==> run K: inputs <==
==> flow/design.v <==
module enc_bundler(
	input wire 						bundling_features,
    input wire [617-1:0]	bits_to_bundle,
    output wire 					thresholded_bit
    );
	localparam integer ENCODING_BIT_THR = 6;
    logic [1:0] tree_add_lvl_0	[0:307];
    wire  [2:0] tree_add_lvl_1	[0:153];
    wire  [3:0] tree_add_lvl_2	[0:76];
    wire  [4:0] tree_add_lvl_3	[0:38];
    wire  [5:0] tree_add_lvl_4	[0:18];
    wire  [6:0] tree_add_lvl_5	[0:9];
    wire  [7:0] tree_add_lvl_6	[0:4];
    wire  [8:0] tree_add_lvl_7	[0:1];
    wire  [9:0] tree_add_lvl_8;
    wire  [9:0] accumulated_sum;
	always_comb begin
			for (int i = 0; i < 308; i++ ) begin
			  tree_add_lvl_0[i] = bits_to_bundle[2*i] + bits_to_bundle[(2*i)+1];
			end
	end
    for (genvar i = 0; i < 154; i++ ) begin
      assign tree_add_lvl_1[i] = tree_add_lvl_0[2*i] + tree_add_lvl_0[(2*i)+1];
    end
    for (genvar i = 0; i < 77; i++ ) begin
      assign tree_add_lvl_2[i] = tree_add_lvl_1[2*i] + tree_add_lvl_1[(2*i)+1];
    end
    for (genvar i = 0; i < 38; i++ ) begin
      assign tree_add_lvl_3[i] = tree_add_lvl_2[2*i] + tree_add_lvl_2[(2*i)+1];
    end
    assign tree_add_lvl_3[38] = tree_add_lvl_2[76] + bits_to_bundle[616];
    for (genvar i = 0; i < 19; i++ ) begin
      assign tree_add_lvl_4[i] = tree_add_lvl_3[2*i] + tree_add_lvl_3[(2*i)+1];
    end
    for (genvar i = 0; i < 9; i++ ) begin
      assign tree_add_lvl_5[i] = tree_add_lvl_4[2*i] + tree_add_lvl_4[(2*i)+1];
    end
    assign tree_add_lvl_5[9] = tree_add_lvl_4[18] + tree_add_lvl_3[38];
    for (genvar i = 0; i < 5; i++ ) begin
      assign tree_add_lvl_6[i] = tree_add_lvl_5[2*i] + tree_add_lvl_5[(2*i)+1];
    end
    for (genvar i = 0; i < 2; i++ ) begin
      assign tree_add_lvl_7[i] = tree_add_lvl_6[2*i] + tree_add_lvl_6[(2*i)+1];
    end
    assign tree_add_lvl_8 = tree_add_lvl_7[0] + tree_add_lvl_7[1];
    assign accumulated_sum = tree_add_lvl_8 + tree_add_lvl_6[4]; 
    assign thresholded_bit = (accumulated_sum > ENCODING_BIT_THR) ? 1'b1 : 1'b0;
endmodule  
module enc_bundler_top(
	input  wire 						clk,
	input  wire 						nrst,
	input  wire 						bundling_features,
	input  wire [617-1:0]	bits_to_bundle,
	output logic 						encoded_bit
	);
	wire thresholded_bit;
	enc_bundler ENC_BUNDLER(
		.bundling_features					(bundling_features),
		.bits_to_bundle						(bits_to_bundle),
		.thresholded_bit					(thresholded_bit)
	);
	always_ff @(posedge clk or negedge nrst) begin
		if (!nrst) begin
			encoded_bit <= 1'b0;
		end
		else if (bundling_features) begin
			encoded_bit <= thresholded_bit;
		end
		else begin
			encoded_bit <= encoded_bit;
		end
	end
endmodule
==> flow/run.sh <==
#!/bin/bash
# the make line also repeats each setting of config.mk as NAME=value (left out here)
make -C /OpenROAD-flow-scripts/flow DESIGN_CONFIG=/design/flow/config.mk WORK_HOME=/design/flow/orfs CLKGATE_MAP_FILE= finish
==> flow/config.mk <==
export PLATFORM = sky130hd
export DESIGN_NAME = enc_bundler_top
export DESIGN_NICKNAME = enc_bundler_top
export VERILOG_FILES = /design/flow/design.v
export SDC_FILE = /design/flow/constraint.sdc
export NUM_CORES = 4
export LEC_CHECK = 0
export CAP_MARGIN = 35
export CELL_PAD_IN_SITES_DETAIL_PLACEMENT = 1
export CELL_PAD_IN_SITES_GLOBAL_PLACEMENT = 1
export CORE_ASPECT_RATIO = 1.7
export CORE_MARGIN = 2
export CORE_UTILIZATION = 55
export CTS_CLUSTER_DIAMETER = 180
export CTS_CLUSTER_SIZE = 92
export GPL_ROUTABILITY_DRIVEN = 0
export GPL_TIMING_DRIVEN = 1
export MAX_ROUTING_LAYER = met5
export PLACE_DENSITY = 0.6
export SETUP_SLACK_MARGIN = 3.91
export SLEW_MARGIN = 20
==> flow/constraint.sdc <==
create_clock -name core_clock -period 13.6 [get_ports {clk}]
set_input_delay 2.7200 -clock core_clock [delete_from_list [all_inputs] [get_ports {clk}]]
set_output_delay 2.7200 -clock core_clock [all_outputs]
set_load 0.01 [all_outputs]
==> run E (differences from run K) <==
CAP_MARGIN = 20   (was 35)
CELL_PAD_IN_SITES_DETAIL_PLACEMENT = default   (was 1)
CELL_PAD_IN_SITES_GLOBAL_PLACEMENT = default   (was 1)
CORE_ASPECT_RATIO = default   (was 1.7)
CORE_UTILIZATION = 27   (was 55)
CTS_CLUSTER_DIAMETER = 395   (was 180)
CTS_CLUSTER_SIZE = 90   (was 92)
GPL_ROUTABILITY_DRIVEN = default   (was 0)
GPL_TIMING_DRIVEN = default   (was 1)
MAX_ROUTING_LAYER = default   (was met5)
MIN_ROUTING_LAYER = met2   (was default)
PLACE_DENSITY = default   (was 0.6)
PLACE_DENSITY_LB_ADDON = 0.04   (was default)
SETUP_SLACK_MARGIN = default   (was 3.91)
==> flow/constraint.sdc (replaced) <==
create_clock -name core_clock -period 12.5 [get_ports {clk}]
set_input_delay 2.5000 -clock core_clock [delete_from_list [all_inputs] [get_ports {clk}]]
set_output_delay 2.5000 -clock core_clock [all_outputs]
set_load 0.01 [all_outputs]
==> run Z (differences from run K) <==
CAP_MARGIN = 20   (was 35)
CELL_PAD_IN_SITES_DETAIL_PLACEMENT = default   (was 1)
CELL_PAD_IN_SITES_GLOBAL_PLACEMENT = default   (was 1)
CTS_CLUSTER_SIZE = 94   (was 92)
GPL_TIMING_DRIVEN = default   (was 1)
MAX_ROUTING_LAYER = met4   (was met5)
SETUP_SLACK_MARGIN = 2.89   (was 3.91)
==> flow/constraint.sdc (replaced) <==
create_clock -name core_clock -period 16.3 [get_ports {clk}]
set_input_delay 3.2600 -clock core_clock [delete_from_list [all_inputs] [get_ports {clk}]]
set_output_delay 3.2600 -clock core_clock [all_outputs]
set_load 0.01 [all_outputs]
==> run_results.csv <==
group,metric,value,unit
die,fp_util,27.3,%
die,die_h,254,um
run_status,status,"complete, no violations",
die,core-area,61700,sq um
Source of the figures above: run E

==> run_results.csv <==
group,metric,value,unit
run_status,first-error,"[ERROR DPL-0033] detailed placement checks failed during check placement.",
die,core-area,30200,sq um
run_status,status,"stopped before the end",
logic_synthesis,synth_area_leader_cell,"fa_1",
logic_synthesis,synth_area,16800,sq um
die,fp_util,55.7,%
logic_synthesis,synth_seq_share,0.149,%
die,die_h,232,um
run_status,failed_stage,"detailed placement (3_5_place_dp)",
Source of the figures above: run K

==> run_results.csv <==
group,metric,value,unit
die,fp_util,55.7,%
timing,maxSlewHeadroom,73.0,%
worst_hold_path,hp-class,"reg -> reg",
logic_synthesis,ys_sh_aoi,1.05,%
run_status,status,"complete, no violations",
die,die_h,232,um
Source of the figures above: run Z


==> build 5 <==
// enc_bundler_top: RTL as listed in full above, without the edits since
clock: 6.53 ns
lec_check: 0
cap_margin: 20
cell_pad_in_sites_global_placement: 1
core_aspect_ratio: 0.54
core_margin: 2
core_utilization: 57
cts_cluster_diameter: 224
cts_cluster_size: 80
gpl_routability_driven: 0
gpl_timing_driven: 1
max_routing_layer: met5
place_density: 0.6
setup_slack_margin: 0.3
slew_margin: 25
tns_end_percent: 5
run.sh (not shown) runs the stock make flow with config.mk's settings and CLKGATE_MAP_FILE=.
==> trial 35: changes against build 5 <==
==> flow/config.mk (replaced) <==
export PLATFORM = sky130hd
export DESIGN_NAME = enc_bundler_top
export DESIGN_NICKNAME = enc_bundler_top
export VERILOG_FILES = /design/flow/design.v
export SDC_FILE = /design/flow/constraint.sdc
export NUM_CORES = 4
export LEC_CHECK = 0
export ABC_AREA = 1
export CAP_MARGIN = 20
export CELL_PAD_IN_SITES_GLOBAL_PLACEMENT = 1
export CORE_ASPECT_RATIO = 1.94
export CORE_MARGIN = 2
export CORE_UTILIZATION = 40
export CTS_CLUSTER_DIAMETER = 198
export GPL_ROUTABILITY_DRIVEN = 0
export PLACE_DENSITY_LB_ADDON = 0.29
export SLEW_MARGIN = 20
export TNS_END_PERCENT = 60
==> flow/constraint.sdc (replaced) <==
create_clock -name core_clock -period 12.5 [get_ports {clk}]
set_input_delay 2.5000 -clock core_clock [delete_from_list [all_inputs] [get_ports {clk}]]
set_output_delay 2.5000 -clock core_clock [all_outputs]
set_load 0.01 [all_outputs]
==> comparison table <==
Share of synthesized cell area in and, or, nand and nor gates: build 5 0.007138; trial 35 0.01768
Post-DP HPWL: build 5 46380 um; trial 35 47200 um
Worst hold slack: build 5 0.6087 ns; trial 35 0.5235 ns
Result of the run: build 5 failed layout checks; trial 35 complete, no violations
Layout check failures: build 5 negative setup slack; trial 35 -
Height of the die: build 5 130.3 um; trial 35 290.4 um
Yosys cell count: build 5 1661; trial 35 1696
Comb_multi_in: build 5 722; trial 35 747
Final worst-path setup slack: build 5 -3.929 ns; trial 35 0.9735 ns
Placed Instances: build 5 2681; trial 35 2851
WL final: build 5 47000 um; trial 35 46750 um
Post-synthesis net count: build 5 2958; trial 35 2993
Share of the final layout cell area in multi-input gates: build 5 0.5618; trial 35 0.5597
Antenna violations before repair: build 5 18; trial 35 14
Post-Synthesis Cells: build 5 1661; trial 35 1696
Vias: build 5 11970; trial 35 11940

==> run a: inputs <==
// enc_bundler_top: RTL as listed in full above, without the edits since
export LEC_CHECK = 0
export CAP_MARGIN = 20
export CORE_MARGIN = 2
export CORE_UTILIZATION = 56
export SLEW_MARGIN = 20
create_clock -name core_clock -period 6.53 [get_ports {clk}]
==> run b: changes against run a <==
- ABC_AREA: not set -> 1
- CORE_ASPECT_RATIO: not set -> 0.5
- CORE_UTILIZATION: 56 -> 72
- CTS_CLUSTER_DIAMETER: not set -> 352
- CTS_CLUSTER_SIZE: not set -> 99
- HOLD_SLACK_MARGIN: not set -> 0.29
- PLACE_DENSITY: not set -> 0.35
- SETUP_SLACK_MARGIN: not set -> 0.97
==> flow/constraint.sdc (replaced) <==
create_clock -name core_clock -period 3.29 [get_ports {clk}]
set_input_delay 0.6580 -clock core_clock [delete_from_list [all_inputs] [get_ports {clk}]]
set_output_delay 0.6580 -clock core_clock [all_outputs]
set_load 0.01 [all_outputs]
==> run c: changes against run a <==
- ABC_AREA: not set -> 1
- CORE_UTILIZATION: 56 -> 72
- CTS_CLUSTER_DIAMETER: not set -> 313
- CTS_CLUSTER_SIZE: not set -> 15
- SETUP_SLACK_MARGIN: not set -> 0.47
==> flow/constraint.sdc (replaced) <==
create_clock -name core_clock -period 5.2 [get_ports {clk}]
set_input_delay 1.0400 -clock core_clock [delete_from_list [all_inputs] [get_ports {clk}]]
set_output_delay 1.0400 -clock core_clock [all_outputs]
set_load 0.01 [all_outputs]
==> comparison table <==
metric	run b	run c	run a
Outcome	did not finish	did not finish	failed layout checks
Failing step	3_5_place_dp	3_2_place_iop	-
Layout check failures	-	-	setup timing
IO Port Bufs	620	-	620
Number of cells in Yosys stat	1696	1696	1661
Top-level port count	621	-	621
Portion of netlist area occupied by mux cells	0%	0%	0.0595%
Top-area cell share	70.9%	70.9%	71.3%
Chip area from the yosys synthesis statistics	16900 µm²	16900 µm²	16800 µm²
Share of the yosys chip area belonging to registers	0.148%	0.148%	0.149%
Die extent in y	112 µm	157 µm	177 µm
Distinct cell type count after synthesis	17	17	34
Die footprint	24800 µm²	24700 µm²	31500 µm²
FP Rows	39	56	63
Area share of and/or/nand/nor cells after synthesis	1.77%	1.77%	0.714%
Average size of a mapped cell	9.97 µm²	9.97 µm²	10.1 µm²
Area inside the core boundary	22900 µm²	23300 µm²	29600 µm²
Adder-cell area share of the yosys netlist	76.7%	76.7%	77.1%
Die span in x	221 µm	157 µm	177 µm

==> inputs of branch cedar <==
Starts from the design.v that is shown in full above.
make LEC_CHECK=0 ABC_AREA=1 CAP_MARGIN=20 CORE_MARGIN=2 CORE_UTILIZATION=70 CTS_CLUSTER_DIAMETER=313 CTS_CLUSTER_SIZE=76 SLEW_MARGIN=20 finish   # period 5.2 ns
==> branch violet (differences from branch cedar) <==
--- a/flow/config.mk
+++ b/flow/config.mk
@@ -8,7 +8,9 @@
 export ABC_AREA = 1
 export CAP_MARGIN = 20
+export CELL_PAD_IN_SITES_GLOBAL_PLACEMENT = 2
+export CORE_ASPECT_RATIO = 0.5
 export CORE_MARGIN = 2
-export CORE_UTILIZATION = 70
-export CTS_CLUSTER_DIAMETER = 313
-export CTS_CLUSTER_SIZE = 76
+export CORE_UTILIZATION = 40
+export CTS_CLUSTER_DIAMETER = 198
+export HOLD_SLACK_MARGIN = 0.15
 export SLEW_MARGIN = 20
==> flow/constraint.sdc (replaced) <==
create_clock -name core_clock -period 12.5 [get_ports {clk}]
set_input_delay 2.5000 -clock core_clock [delete_from_list [all_inputs] [get_ports {clk}]]
set_output_delay 2.5000 -clock core_clock [all_outputs]
set_load 0.01 [all_outputs]
==> comparison <==
Branch violet finished clean. Branch cedar did not get past 3_2_place_iop on PPL-0024.
In synthesized cell count, branch violet and branch cedar do not differ.
Between branch violet and branch cedar, the lower die size is in branch cedar (gap about 70%, measured against branch cedar).
Synthesized area is the same in branch violet and branch cedar.
==> figures <==
quantity	branch cedar	branch violet
Result of the run	did not finish	complete, no violations
Last stage reached	3_2_place_iop	-
Core outline area	23600 um2	41800 um2
# Cells Yosys	1696	1696
DIE HEIGHT	159 um	149 um
Site Rows	56	53
Post-synthesis net count	2993	2993
Area share of the largest cell type after synthesis	70.9%	70.9%
Initial core utilization	71.6%	40.4%
Dominant synthesized flop cell	sky130_fd_sc_hd__dfrtp_1	sky130_fd_sc_hd__dfrtp_1
Die outline width	159 um	295 um
Fraction of synthesis flops using an asynchronous set or reset pin	100%	100%
Full die area	25400 um2	44000 um2
Netlist Area Pre-Place	16900 um2	16900 um2

==> trial 43 <==
Starts from the design.v that is shown in full above.
==> flow/config.mk <==
export PLATFORM = sky130hd
export DESIGN_NAME = enc_bundler_top
export DESIGN_NICKNAME = enc_bundler_top
export VERILOG_FILES = /design/flow/design.v
export SDC_FILE = /design/flow/constraint.sdc
export NUM_CORES = 4
export LEC_CHECK = 0
export CAP_MARGIN = 20
export CELL_PAD_IN_SITES_GLOBAL_PLACEMENT = 1
export CORE_ASPECT_RATIO = 0.5
export CORE_MARGIN = 2
export CORE_UTILIZATION = 45
export CTS_CLUSTER_DIAMETER = 333
export CTS_CLUSTER_SIZE = 82
export GPL_ROUTABILITY_DRIVEN = 1
export GPL_TIMING_DRIVEN = 0
export MAX_ROUTING_LAYER = met5
export PLACE_DENSITY = 0.38
export SETUP_SLACK_MARGIN = -1.15
export SLEW_MARGIN = 20
export TNS_END_PERCENT = 10
==> flow/constraint.sdc <==
create_clock -name core_clock -period 12.5 [get_ports {clk}]
set_input_delay 2.5000 -clock core_clock [delete_from_list [all_inputs] [get_ports {clk}]]
set_output_delay 2.5000 -clock core_clock [all_outputs]
set_load 0.01 [all_outputs]
==> build 72: changes against trial 43 <==
- CELL_PAD_IN_SITES_GLOBAL_PLACEMENT: 1 -> not set
- CORE_ASPECT_RATIO: 0.5 -> not set
- CORE_UTILIZATION: 45 -> 27
- CTS_CLUSTER_DIAMETER: 333 -> 395
- CTS_CLUSTER_SIZE: 82 -> 90
- GPL_ROUTABILITY_DRIVEN: 1 -> not set
- GPL_TIMING_DRIVEN: 0 -> not set
- MAX_ROUTING_LAYER: met5 -> not set
- MIN_ROUTING_LAYER: not set -> met1
- PLACE_DENSITY: 0.38 -> 0.81
- SETUP_SLACK_MARGIN: -1.15 -> not set
==> results <==
Trial 43 produced a clean layout. Build 72 ran to the end with no violations.
In sequential cell count, build 72 and trial 43 do not differ.
In trial 43 the final cell count is lower than in build 72, by 11%.
Between trial 43 and build 72, the lower worst hold slack is in trial 43 (gap 0.0078 ns).
Of trial 43 and build 72, trial 43 has the higher worst setup slack (gap 0.065 ns).
Between trial 43 and build 72, the lower critical path depth is in build 72 (gap 1).
In sequential share of layout area, build 72 and trial 43 hardly differ.
Against trial 43, the global-route usage of build 72 is lower by 5.9 points.
Between build 72 and trial 43, the lower via count is in trial 43 (gap 3.0%, measured against trial 43).
Clock skew is the same in trial 43 and build 72.
In trial 43 the core utilization is higher than in build 72, by 25 points.
==> figures <==
item	build 72	trial 43
Initial antenna violation count	11	7
Row cnt	91	50
Area added between synthesis and finish	43.2%	40.7%
Detail-routed via count per cell	3.78	4.12
FP Util	27.3%	45.4%
Number of global-route vias before repair	14,200	13,200
Ant. Diodes	6	7
Fraction of met3 tracks used by global routing	2.66%	3.08%
Utilization of the core after routing	39.0%	63.8%
Placed cell areas	24,100 sq um	23,700 sq um
Buf+Inv Stages, Crit Path	10	12
Wire length of the first global-routing pass	79,900 um	68,700 um
Number of warnings in the stage logs	29	31
Slew headroom	74.2%	69.2%
Seq/total area	0.104%	0.106%
Result of the run	no timing/DRC/antenna violations	no timing/DRC/antenna violations
Total die size	64,300 sq um	39,100 sq um
